==> 04-18 <==
==> flow/design.v <==
`timescale 1ns / 1ps
module gain_core #(
    parameter integer DWIDTH = 16,  
    parameter integer GWIDTH = 16,  
    parameter integer FBITS  = 12   
)(
    input  wire                     clk,
    input  wire                     rst_n,      
    input  wire                     ce,         
    input  wire                     en,         
    input  wire signed [DWIDTH-1:0] data_i,     
    input  wire signed [GWIDTH-1:0] data_gain,  
    output reg  signed [DWIDTH-1:0] data_o      
);
    wire signed [DWIDTH+GWIDTH-1:0] mult_raw;
    wire signed [DWIDTH+GWIDTH-1:0] mult_rounded;
    wire signed [DWIDTH+GWIDTH-1-FBITS:0] mult_scaled;
    localparam signed [DWIDTH-1:0] MAX_VAL = {1'b0, {(DWIDTH-1){1'b1}}};  
    localparam signed [DWIDTH-1:0] MIN_VAL = {1'b1, {(DWIDTH-1){1'b0}}};  
    assign mult_raw = data_i * data_gain;
    assign mult_rounded = mult_raw + (1 << (FBITS-1));
    assign mult_scaled = mult_rounded >>> FBITS;
    always @(posedge clk) begin
        if (!rst_n) begin
            data_o <= 0;
        end else if (ce) begin
            if (!en) begin
                data_o <= data_i;
            end else begin
                if (mult_scaled > MAX_VAL) begin
                    data_o <= MAX_VAL;
                end else if (mult_scaled < MIN_VAL) begin
                    data_o <= MIN_VAL;
                end else begin
                    data_o <= mult_scaled[DWIDTH-1:0];
                end
            end
        end
    end
endmodule
`timescale 1ns / 1ps
module axis_gain_wrapper #(
    parameter integer C_S_AXI_DATA_WIDTH = 32,
    parameter integer C_S_AXI_ADDR_WIDTH = 4,
    parameter integer AUDIO_WIDTH        = 16,
    parameter integer GAIN_FBITS         = 12
)(
    input  wire aclk,
    input  wire aresetn,
    input  wire [31:0] s_axis_tdata,
    input  wire        s_axis_tlast,
    input  wire        s_axis_tvalid,
    output wire        s_axis_tready,
    output wire [31:0] m_axis_tdata,
    output wire        m_axis_tlast,
    output wire        m_axis_tvalid,
    input  wire        m_axis_tready,
    input  wire [C_S_AXI_ADDR_WIDTH-1:0] s_axi_awaddr,
    input  wire                          s_axi_awvalid,
    output reg                           s_axi_awready,
    input  wire [C_S_AXI_DATA_WIDTH-1:0] s_axi_wdata,
    input  wire [3:0]                    s_axi_wstrb,
    input  wire                          s_axi_wvalid,
    output reg                           s_axi_wready,
    output reg  [1:0]                    s_axi_bresp,
    output reg                           s_axi_bvalid,
    input  wire                          s_axi_bready,
    input  wire [C_S_AXI_ADDR_WIDTH-1:0] s_axi_araddr,
    input  wire                          s_axi_arvalid,
    output reg                           s_axi_arready,
    output reg  [C_S_AXI_DATA_WIDTH-1:0] s_axi_rdata,
    output reg  [1:0]                    s_axi_rresp,
    output reg                           s_axi_rvalid,
    input  wire                          s_axi_rready
);
    reg [31:0] reg_control;
    reg [31:0] reg_gain_l;
    reg [31:0] reg_gain_r;
    wire [1:0] addr_w = s_axi_awaddr[3:2];
    wire [1:0] addr_r = s_axi_araddr[3:2];
    always @(posedge aclk) begin
        if (!aresetn) begin
            s_axi_awready <= 1'b0;
            s_axi_wready  <= 1'b0;
            s_axi_bvalid  <= 1'b0;
            s_axi_bresp   <= 2'b00;
            reg_control <= 32'b0;
            reg_gain_l  <= 32'h0000_1000;  
            reg_gain_r  <= 32'h0000_1000;
        end else begin
            if (!s_axi_awready && s_axi_awvalid && s_axi_wvalid) begin
                s_axi_awready <= 1'b1;
                s_axi_wready  <= 1'b1;
                case (addr_w)
                    2'h0: reg_control <= s_axi_wdata;
                    2'h1: reg_gain_l  <= s_axi_wdata;
                    2'h2: reg_gain_r  <= s_axi_wdata;
                    default: ;
                endcase
            end else begin
                s_axi_awready <= 1'b0;
                s_axi_wready  <= 1'b0;
            end
            if (s_axi_awready && !s_axi_bvalid) begin
                s_axi_bvalid <= 1'b1;
                s_axi_bresp  <= 2'b00;
            end else if (s_axi_bready) begin
                s_axi_bvalid <= 1'b0;
            end
        end
    end
    always @(posedge aclk) begin
        if (!aresetn) begin
            s_axi_arready <= 1'b0;
            s_axi_rvalid  <= 1'b0;
            s_axi_rdata   <= 32'b0;
            s_axi_rresp   <= 2'b00;
        end else begin
            if (!s_axi_arready && s_axi_arvalid) begin
                s_axi_arready <= 1'b1;
                s_axi_rvalid  <= 1'b1;
                case (addr_r)
                    2'h0: s_axi_rdata <= reg_control;
                    2'h1: s_axi_rdata <= reg_gain_l;
                    2'h2: s_axi_rdata <= reg_gain_r;
                    default: s_axi_rdata <= 32'b0;
                endcase
            end else begin
                s_axi_arready <= 1'b0;
                if (s_axi_rvalid && s_axi_rready)
                    s_axi_rvalid <= 1'b0;
            end
        end
    end
    reg valid_d;
    reg last_d;
    wire stream_ready = m_axis_tready || !valid_d;
    assign s_axis_tready = stream_ready;
    assign m_axis_tvalid = valid_d;
    assign m_axis_tlast  = last_d;
    wire core_ce     = stream_ready;
    wire gain_enable = reg_control[0];
    gain_core #(
        .DWIDTH(AUDIO_WIDTH),
        .GWIDTH(16),
        .FBITS (GAIN_FBITS)
    ) u_gain_l (
        .clk       (aclk),
        .rst_n     (aresetn),
        .ce        (core_ce),
        .en        (gain_enable),
        .data_i    (s_axis_tdata[15:0]),
        .data_gain (reg_gain_l[15:0]),
        .data_o    (m_axis_tdata[15:0])
    );
    gain_core #(
        .DWIDTH(AUDIO_WIDTH),
        .GWIDTH(16),
        .FBITS (GAIN_FBITS)
    ) u_gain_r (
        .clk       (aclk),
        .rst_n     (aresetn),
        .ce        (core_ce),
        .en        (gain_enable),
        .data_i    (s_axis_tdata[31:16]),
        .data_gain (reg_gain_r[15:0]),
        .data_o    (m_axis_tdata[31:16])
    );
    always @(posedge aclk) begin
        if (!aresetn) begin
            valid_d <= 1'b0;
            last_d  <= 1'b0;
        end else if (stream_ready) begin
            valid_d <= s_axis_tvalid;
            last_d  <= s_axis_tlast;
        end
    end
endmodule
==> flow/run.sh <==
#!/bin/bash
# the make line also repeats each setting of config.mk as NAME=value (left out here)
make -C /OpenROAD-flow-scripts/flow DESIGN_CONFIG=/design/flow/config.mk WORK_HOME=/design/flow/orfs CLKGATE_MAP_FILE= finish
==> flow/config.mk <==
export PLATFORM = sky130hd
export DESIGN_NAME = axis_gain_wrapper
export DESIGN_NICKNAME = axis_gain_wrapper
export VERILOG_FILES = /design/flow/design.v
export SDC_FILE = /design/flow/constraint.sdc
export NUM_CORES = 4
export LEC_CHECK = 0
export CAP_MARGIN = 20
export CORE_MARGIN = 2
export CORE_UTILIZATION = 58
export CTS_CLUSTER_SIZE = 14
export HOLD_SLACK_MARGIN = 0.24
export SETUP_SLACK_MARGIN = 0.82
export SLEW_MARGIN = 20
==> flow/constraint.sdc <==
create_clock -name core_clock -period 4.38 [get_ports {aclk}]
set_input_delay 0.8760 -clock core_clock [delete_from_list [all_inputs] [get_ports {aclk}]]
set_output_delay 0.8760 -clock core_clock [all_outputs]
set_load 0.01 [all_outputs]
==> 03-24 (differences from 04-18) <==
--- a/flow/config.mk
+++ b/flow/config.mk
@@ -7,8 +7,8 @@
 export LEC_CHECK = 0
 export CAP_MARGIN = 20
 export CORE_MARGIN = 2
-export CORE_UTILIZATION = 58
-export CTS_CLUSTER_SIZE = 14
-export HOLD_SLACK_MARGIN = 0.24
-export SETUP_SLACK_MARGIN = 0.82
+export CORE_UTILIZATION = 72
+export CTS_CLUSTER_DIAMETER = 215
+export CTS_CLUSTER_SIZE = 32
+export PLACE_DENSITY = 0.64
 export SLEW_MARGIN = 20
==> flow/constraint.sdc (replaced) <==
create_clock -name core_clock -period 6.41 [get_ports {aclk}]
set_input_delay 1.2820 -clock core_clock [delete_from_list [all_inputs] [get_ports {aclk}]]
set_output_delay 1.2820 -clock core_clock [all_outputs]
set_load 0.01 [all_outputs]
==> run summary <==
yosys + openroad results -> static leakage=approximately 0.016 uW, final critical-path setup slack=-2330 ps, critical path's largest stage delay=640 ps, Setup violations, final=32, Seq. pwr=1620 uW, fin area=33,400 um2, final core occ=0.753, combined flip-flop and latch cell area=3340 um2, cells along the critical path=buf_6 > buf_12 > and2_4 > fa_2 > fa_2 > buf_6 > buf_6 > fa_1 > fa_1 > fa_1 > fa_1 > ha_4 > nand4_1 > buf_4 > o22ai_2 > a211oi_2 > buf_4 > o21ai_4 > xnor2_2 > nand3_2 > o31ai_4 > buf_6 > o21a_1 > o21ai_1, failed layout checks=negative setup slack, outcome=finished with violations, routability-driven placement congestion ratio=0.918
The numbers above come from 04-18.

==> run summary <==
yosys + openroad results -> Setup violations, final=32, outcome=finished with violations, critical path's largest stage delay=just under 600 ps, static leakage=0.0161 uW, final critical-path setup slack=-1030 ps, layout multi-input combinational cell count=2,092, failed layout checks=negative setup slack, clock root buffer master=sky130_fd_sc_hd__clkbuf_16, combined flip-flop and latch cell area=3320 um2, leftover overflow at the end of global routing=0, Seq. pwr=1120 uW, fin area=33,100 um2
The numbers above come from 03-24.


---

==> job 2327: inputs <==
// axis_gain_wrapper: RTL as listed in full above, without the edits since
export LEC_CHECK = 0
export ABC_AREA = 1
export CAP_MARGIN = 30
export CORE_MARGIN = 2
export CORE_UTILIZATION = 72
export CTS_CLUSTER_DIAMETER = 206
export CTS_CLUSTER_SIZE = 37
export MAX_ROUTING_LAYER = met4
export PLACE_DENSITY = 0.64
export SETUP_SLACK_MARGIN = -0.46
export SLEW_MARGIN = 20
export TNS_END_PERCENT = 100
create_clock -name core_clock -period 5.43 [get_ports {aclk}]
run.sh (not shown) runs the stock make flow with config.mk's settings and CLKGATE_MAP_FILE=.
==> job 1232: changes against job 2327 <==
==> flow/config.mk (replaced) <==
export PLATFORM = sky130hd
export DESIGN_NAME = axis_gain_wrapper
export DESIGN_NICKNAME = axis_gain_wrapper
export VERILOG_FILES = /design/flow/design.v
export SDC_FILE = /design/flow/constraint.sdc
export NUM_CORES = 4
export LEC_CHECK = 0
export CAP_MARGIN = 30
export CORE_MARGIN = 2
export CORE_UTILIZATION = 72
export CTS_CLUSTER_DIAMETER = 36
export CTS_CLUSTER_SIZE = 37
export PLACE_DENSITY = 0.64
export SETUP_SLACK_MARGIN = 1.54
export SLEW_MARGIN = 20
export TNS_END_PERCENT = 95
==> flow/constraint.sdc (replaced) <==
create_clock -name core_clock -period 7.87 [get_ports {aclk}]
set_input_delay 1.5740 -clock core_clock [delete_from_list [all_inputs] [get_ports {aclk}]]
set_output_delay 1.5740 -clock core_clock [all_outputs]
set_load 0.01 [all_outputs]
==> run summary <==
Implementation progress

The worst setup slack before clock tree synthesis stands at -2.23 ns. The stage where the run came to a stop is 5_1_grt. The first error in the log reads "[ERROR GRT-0116] Global routing finished with congestion. Check the congestion regions in the DRC Viewer".

The flow did not finish. The post-place instance area stands at 32300 µm². In this run, the synthesized area fraction spent on xor and xnor cells is recorded as 1.33%.

The fraction of synthesized cell area taken by the top area cell type stands at 37.9%. Synthesis produced 3771 cells. The number of gates resized after CTS was between 400 and 500. Post-synthesis, Yosys gives the total cell area as 27700 µm².

The simple logic cell fraction of the synthesized area stands at 20.7%. The average size of a mapped cell stands at between 7 and 8 µm². The compound-gate portion of the synthesized area stands at under 10%.

The netlist uses 38 different library cells.
the above is filed under job 2327

==> run summary <==
Physical design

Setup slack on the worst path after placement came out at -0.573 ns. The area fraction in xor and xnor cells stands at 2.08%. The post-place instance area stands at a little under 30000 µm².

A synthesized cell averages 8.70 µm². After synthesis, the netlist uses 64 different library cells. Per the layout report, the design carries 17 clock buffers. The flow ran to the end and the layout has no timing, DRC or antenna violations. Of the total synthesized cell area, the portion taken by AND, OR, NAND and NOR gates is 16.2%. For this run, the chip area from Yosys synthesis comes to ~26000 µm².

The fraction of synthesized cell area taken by the top area cell type stands at 40.2%. Per the detail_route log, the uppermost layer with routed signals is met5. Once the clock tree was built, the resizer swapped 308 gates to a different size.

Counting every instance in the synthesized netlist gives around 3000.
the above is filed under job 1232

Power is estimated from default activity; no workload was simulated.
